## lane 1
==> flow/design.v <==
module badicecream(input         Clk,                 
                             Reset,               
                             frame_clk,           
                input [10:0]   DrawX, DrawY ,    
				input [15:0]   keycode,				  
               	output logic is_BI	,			 
				output logic [10:0] BI_X, BI_Y,
				input logic up_wall, down_wall , left_wall, right_wall,
				output logic [10:0] BI_X_Pos, BI_Y_Pos,
				output logic [5:0] BI_BlkX_Pos, BI_BlkY_Pos
              );
	enum logic[2:0] { 
					 right=3'b000, 
					 left=3'b001,
					 up=3'b010,
					 down=3'b011,
					 Halted=3'b100} Dir, Dir_in, Dir_delayed, Dir_delayed_in;
    parameter [10:0] BI_X_Corner = 11'd64;   
    parameter [10:0] BI_Y_Corner = 11'd95;   
    parameter [5:0] BI_Blk_X_Corner = 6'd1;   
    parameter [5:0] BI_Blk_Y_Corner = 6'd1;   
    parameter [10:0] BI_X_Step = 10'd1;       
    parameter [10:0] BI_Y_Step = 10'd1;       
    parameter  BI_sizeX = 6'd32;         
	parameter  BI_sizeY = 6'd48;
	logic [5:0] frame_counter, per_frame_counter;   
	logic [5:0] frame_counter_in, per_frame_counter_in;
	logic [5:0] pace_counter, pace_counter_in;
    logic [10:0] BI_X_Motion, BI_Y_Motion;
    logic [10:0] BI_X_Pos_in, BI_X_Motion_in, BI_Y_Pos_in, BI_Y_Motion_in;
	logic [5:0] BI_BlkX_Pos_in, BI_BlkY_Pos_in;
	logic [2:0] health;
	assign health = 3'd1;    
    logic frame_clk_delayed, frame_clk_rising_edge;
   always_ff @ (posedge Clk) 
	begin
        frame_clk_delayed <= frame_clk;
        frame_clk_rising_edge <= (frame_clk == 1'b1) && (frame_clk_delayed == 1'b0);
		if (Reset)
		begin
			frame_counter <= 6'b0;
			per_frame_counter <= 6'b0;
		end
		else
		begin
			frame_counter <= frame_counter_in;
			per_frame_counter <=  per_frame_counter_in;
		end
    end
	always_comb
	begin
		frame_counter_in = frame_counter;
		per_frame_counter_in = per_frame_counter;
		if (frame_clk_rising_edge)    
		begin
		per_frame_counter_in = per_frame_counter+6'b1;
		if((per_frame_counter) == 6'b000111)  
			begin
				per_frame_counter_in=6'b0;
				frame_counter_in = frame_counter+6'b1;
				if((frame_counter ) == 6'b100)  
				begin
					frame_counter_in=6'b0;
				end
			end
		end
	end
    always_ff @ (posedge Clk)
    begin
        if (Reset)
        begin
            BI_X_Pos <= BI_X_Corner;
            BI_Y_Pos <= BI_Y_Corner;
			BI_BlkX_Pos <= BI_Blk_X_Corner;
			BI_BlkY_Pos <= BI_Blk_Y_Corner;
            BI_X_Motion <= 10'd0;
            BI_Y_Motion <= 10'd0;
			pace_counter <= 6'd0;
				Dir <= Halted;
				Dir_delayed <= down;
        end
        else
        begin
			pace_counter <= pace_counter_in;
            BI_X_Pos <= BI_X_Pos_in;
            BI_Y_Pos <= BI_Y_Pos_in;
            BI_X_Motion <= BI_X_Motion_in;
            BI_Y_Motion <= BI_Y_Motion_in;
			BI_BlkX_Pos <= BI_BlkX_Pos_in;
			BI_BlkY_Pos <= BI_BlkY_Pos_in;
			Dir <= Dir_in;
			Dir_delayed <= Dir_delayed_in;
        end
    end
    always_comb
    begin
		pace_counter_in = pace_counter;
        BI_X_Pos_in = BI_X_Pos;
        BI_Y_Pos_in = BI_Y_Pos;
		BI_X_Motion_in = BI_X_Motion;
		BI_Y_Motion_in = BI_Y_Motion;
        BI_BlkX_Pos_in = BI_BlkX_Pos;    
        BI_BlkY_Pos_in = BI_BlkY_Pos;
		Dir_in = Dir;
		Dir_delayed_in = Dir_delayed;
		if(health != 0)
		begin
			if (frame_clk_rising_edge)
			begin
            	BI_X_Pos_in = BI_X_Pos + BI_X_Motion_in;
            	BI_Y_Pos_in = BI_Y_Pos + BI_Y_Motion_in;
				if (Dir == Halted)  
				begin
					if ((keycode[7:0] == 8'd26) || ((keycode[15:8] == 8'd26 )))  
					begin
						Dir_delayed_in = up;
						if(up_wall)
						begin
							BI_Y_Motion_in = 0;
							BI_X_Motion_in = 0;
							Dir_in = Halted;
						end
						else
						begin
							BI_Y_Motion_in = -BI_Y_Step;
							BI_X_Motion_in = 0;
							Dir_in = up;	
						end
					end
					else if (((keycode[7:0] == 8'd4) || keycode[15:8] == 8'd4 ))  
						begin
							Dir_delayed_in = left;
							if (left_wall)			
							begin
								BI_X_Motion_in = 0;
								BI_Y_Motion_in = 0;
								Dir_in = Halted;
							end
							else
							begin
								BI_Y_Motion_in = 0;
								BI_X_Motion_in = -BI_X_Step;
								Dir_in = left;
							end
						end
					else if((keycode[7:0] == 8'd22) || ((keycode[15:8] == 8'd22 )))  
						begin
							Dir_delayed_in = down;
							if (down_wall) 
							begin
								BI_Y_Motion_in = 0;
								BI_X_Motion_in = 0;
							Dir_in = Halted;
							end
							else
							begin
								BI_Y_Motion_in = BI_Y_Step;
								BI_X_Motion_in = 0;
								Dir_in = down;
							end
						end
					else if (((keycode[7:0]) == 8'd7) || ((keycode[15:8]) == 8'd7))  
						begin
							Dir_delayed_in = right;
							if(right_wall) 
							begin
								BI_X_Motion_in = 0;
								BI_Y_Motion_in = 0;
								Dir_in = Halted;
							end
							else
							begin
								BI_Y_Motion_in = 0;
								BI_X_Motion_in = BI_X_Step;
								Dir_in = right;	
							end
						end
					else
						begin              
						end
				end
				else  
				begin
					pace_counter_in = pace_counter + 6'd1;
					if(pace_counter == 6'd31)
					begin
						pace_counter_in = 6'd0;
						case(Dir)
							left:
							begin
								BI_BlkX_Pos_in = BI_BlkX_Pos -1;
							end
							right:
							begin
								BI_BlkX_Pos_in = BI_BlkX_Pos +1;
							end
							up:
							begin
								BI_BlkY_Pos_in = BI_BlkY_Pos -1;
							end
							down:
							begin
								BI_BlkY_Pos_in = BI_BlkY_Pos +1;
							end
							default:
							begin
								BI_BlkY_Pos_in = 0;  
							end
						endcase
						Dir_in = Halted;
						BI_Y_Motion_in = 0;
						BI_X_Motion_in = 0;						
					end
				end
			end
        end
    end
    int DistX, DistY, Size;
    assign DistX = DrawX - BI_X_Pos;
    assign DistY = DrawY - BI_Y_Pos;
    always_comb begin
		   if (DistX < BI_sizeX && DistX >= 0 && DistY<=0 && -DistY < BI_sizeY)
		  begin
        is_BI = 1'b1;
				BI_X = DrawX - BI_X_Pos+({5'b0, frame_counter}*32);
				BI_Y = DrawY - BI_Y_Pos+BI_sizeY-1+ Dir_delayed_in*48;
		  end
        else
		  begin
        is_BI = 1'b0;
				BI_X = 0;
				BI_Y = 0;
        end
    end
endmodule
make LEC_CHECK=0 CAP_MARGIN=20 CELL_PAD_IN_SITES_GLOBAL_PLACEMENT=1 CORE_ASPECT_RATIO=0.53 CORE_MARGIN=2 CORE_UTILIZATION=38 CTS_CLUSTER_DIAMETER=396 GPL_ROUTABILITY_DRIVEN=0 GPL_TIMING_DRIVEN=0 HOLD_SLACK_MARGIN=0.04 MAX_ROUTING_LAYER=met4 PLACE_DENSITY=0.85 SLEW_MARGIN=20 TNS_END_PERCENT=15 finish   # period 4.34 ns
run.sh (not shown) runs the stock make flow with config.mk's settings and CLKGATE_MAP_FILE=.
Lane 1 finished all stages; however, its layout fails the closing checks, the failures being setup timing.
Here is what was changed in the inputs of lane 2 compared with lane 1.
Settings: HOLD_SLACK_MARGIN no longer set, was 0.04; SETUP_SLACK_MARGIN now 0.2, previously not set; CTS_CLUSTER_DIAMETER no longer set, was 396; GPL_TIMING_DRIVEN no longer set, was 0; TNS_END_PERCENT no longer set, was 15; CORE_UTILIZATION now 40, was 38; GPL_ROUTABILITY_DRIVEN no longer set, was 0; PLACE_DENSITY no longer set, was 0.85; CORE_ASPECT_RATIO no longer set, was 0.53; CELL_PAD_IN_SITES_GLOBAL_PLACEMENT no longer set, was 1; MAX_ROUTING_LAYER no longer set, was met4; the clock period (ns, I/O delays scaled along) now 7.72, was 4.34.
==> comparison <==
Lane 2 reached the end of the flow, and the finished layout is clean on the timing, design-rule and antenna checks. [lane 2] part of the power in the clock network fell 4.1 points relative to lane 1. [lane 2] post-layout worst setup margin rose 2.30 ns relative to lane 1. For the first-pass GRT wire length, lane 2 came in about 6% lower than lane 1 did. Re area added between synthesis and finish: lane 2 is 4.0 points down on lane 1. Count of clock-buffer cells in the layout: lower on lane 2. NOTE: amount of wire on met2 after detailed routing in lane 2 exceeds that of lane 1. Against lane 1, lane 2 comes in 31 microns higher on die span in y. Lane 2 vs lane 1 — instance area at placement rose 0.39%. Via count ended up 54 higher on lane 2 than on lane 1.
diff inputs: lane 2 => lane 3
Settings: CORE_UTILIZATION changed from 40 to 64; SETUP_SLACK_MARGIN changed from 0.2 to -0.49; the clock period (ns, I/O delays scaled along) changed from 7.72 to 7.16.
==> comparison <==
Ran to the end and failed final checks on setup timing: lane 3. Hold slack ends up lower on lane 2. When the final numbers for lane 3 and lane 2 were put side by side, the met3 layer usage reported by global route turned out to be smaller in lane 2. First-pass GRT wire length grows by a few percent when moving from lane 2 to lane 3. Lane 2 → lane 3: non-clock buffer count rose 10%, minimum setup slack among reg-to-reg paths fell 0.69 ns, power density over the cells rose 1.7%, sum of routed wire length over all layers rose about 14%, buffer count from post-CTS setup fixing rose 14. As far as area of all placed cells without fillers is concerned, lane 2 and lane 3 perform about the same. Measured against each other, lane 3 and lane 2 differ in met1 global-route usage, the higher figure coming from lane 3. Comparing lane 3 and lane 2, instance count after placement with tap cells included is lower on lane 3.

---

## wip/pepper
// badicecream: RTL as listed in full above, without the edits since
export LEC_CHECK = 0
export ABC_AREA = 1
export CAP_MARGIN = 20
export CORE_MARGIN = 2
export CORE_UTILIZATION = 64
export CTS_CLUSTER_SIZE = 98
export PLACE_DENSITY = 0.4
export SETUP_SLACK_MARGIN = 0.74
export SLEW_MARGIN = 20
create_clock -name core_clock -period 3.53 [get_ports {Clk}]
Tool error DPL-0038 stopped wip/pepper during global routing; no final results.
### wip/pepper -> wip/willow
Settings: an added CTS_CLUSTER_DIAMETER of 391; a deleted CTS_CLUSTER_SIZE that had been 98; a change of CORE_UTILIZATION from 64 to 72; a change of SETUP_SLACK_MARGIN from 0.74 to -0.39; a change of the clock period (ns, I/O delays scaled along) from 3.53 to 4.01.
==> comparison <==
Going from wip/pepper to wip/willow, site row count fell by 2; die extent in x -5.7 µm; standard cell core area went down about 11%; die area shrank by 11%.
wip/willow did not make it past detailed placement, where a tool error ended it.
Synthesized area of wip/pepper is on par with wip/willow.
Setup changes, wip/willow to wip/yarrow
Settings: changing SETUP_SLACK_MARGIN from -0.39 to 0.2; removing CTS_CLUSTER_DIAMETER (formerly 391); removing PLACE_DENSITY (formerly 0.4); removing ABC_AREA (formerly 1); changing CORE_UTILIZATION from 72 to 52; changing the clock period (ns, I/O delays scaled along) from 4.01 to 5.91.
Results
- In wip/yarrow relative to wip/willow, core area had gone up by more than a quarter.
- In wip/yarrow relative to wip/willow, die extent in x had gone up by more than 10%.
- Fraction of synthesis flops using an asynchronous set or reset pin: wip/yarrow vs wip/willow identical
- wip/yarrow vs wip/willow, adder-cell share of the synthesized area went up by 1.2 points.
- wip/yarrow vs. wip/willow: average size of a mapped cell went up by 1.4 µm².
- In wip/yarrow the implementation ran to completion but is not tape-out ready, as the final checks report negative setup slack.
Relative to wip/yarrow, the following input files were edited for wip/xenon:
Settings: a change of CORE_UTILIZATION from 52 to 64; a deleted SETUP_SLACK_MARGIN that had been 0.2; a change of the clock period (ns, I/O delays scaled along) from 5.91 to 5.69.
==> results <==
Seen in the log of wip/xenon: ODB-0269 during global routing, after which the run never completed. Across both runs, die outline width was lower for wip/xenon than for wip/yarrow. NOTE detailed-placement wirelength estimate wip/yarrow->wip/xenon increased by a few percent. Lower height of the die among wip/xenon and wip/yarrow: wip/xenon. Compared to wip/yarrow, wip/xenon has core region area 19% lower.
[inputs] wip/amber vs wip/xenon
Settings: CORE_UTILIZATION changed from 64 to 66; SETUP_SLACK_MARGIN newly set to 0.2; the clock period (ns, I/O delays scaled along) changed from 5.69 to 7.72.
Findings:
Clock tree buffer depth came out exactly the same in wip/amber and wip/xenon. wip/amber -> stages 100% | layout checks FAIL | negative setup slack. Changes observed in wip/amber relative to wip/xenon: placement-stage worst setup slack +1270 ps, cell area reported after detailed placement decreased 630 µm². Compare wip/amber and wip/xenon | post-CTS repair timing setup buffer count higher: wip/xenon. Count of distinct cell types in the synthesized netlist: wip/amber vs wip/xenon identical.
Power and IR drop assume default switching activity.
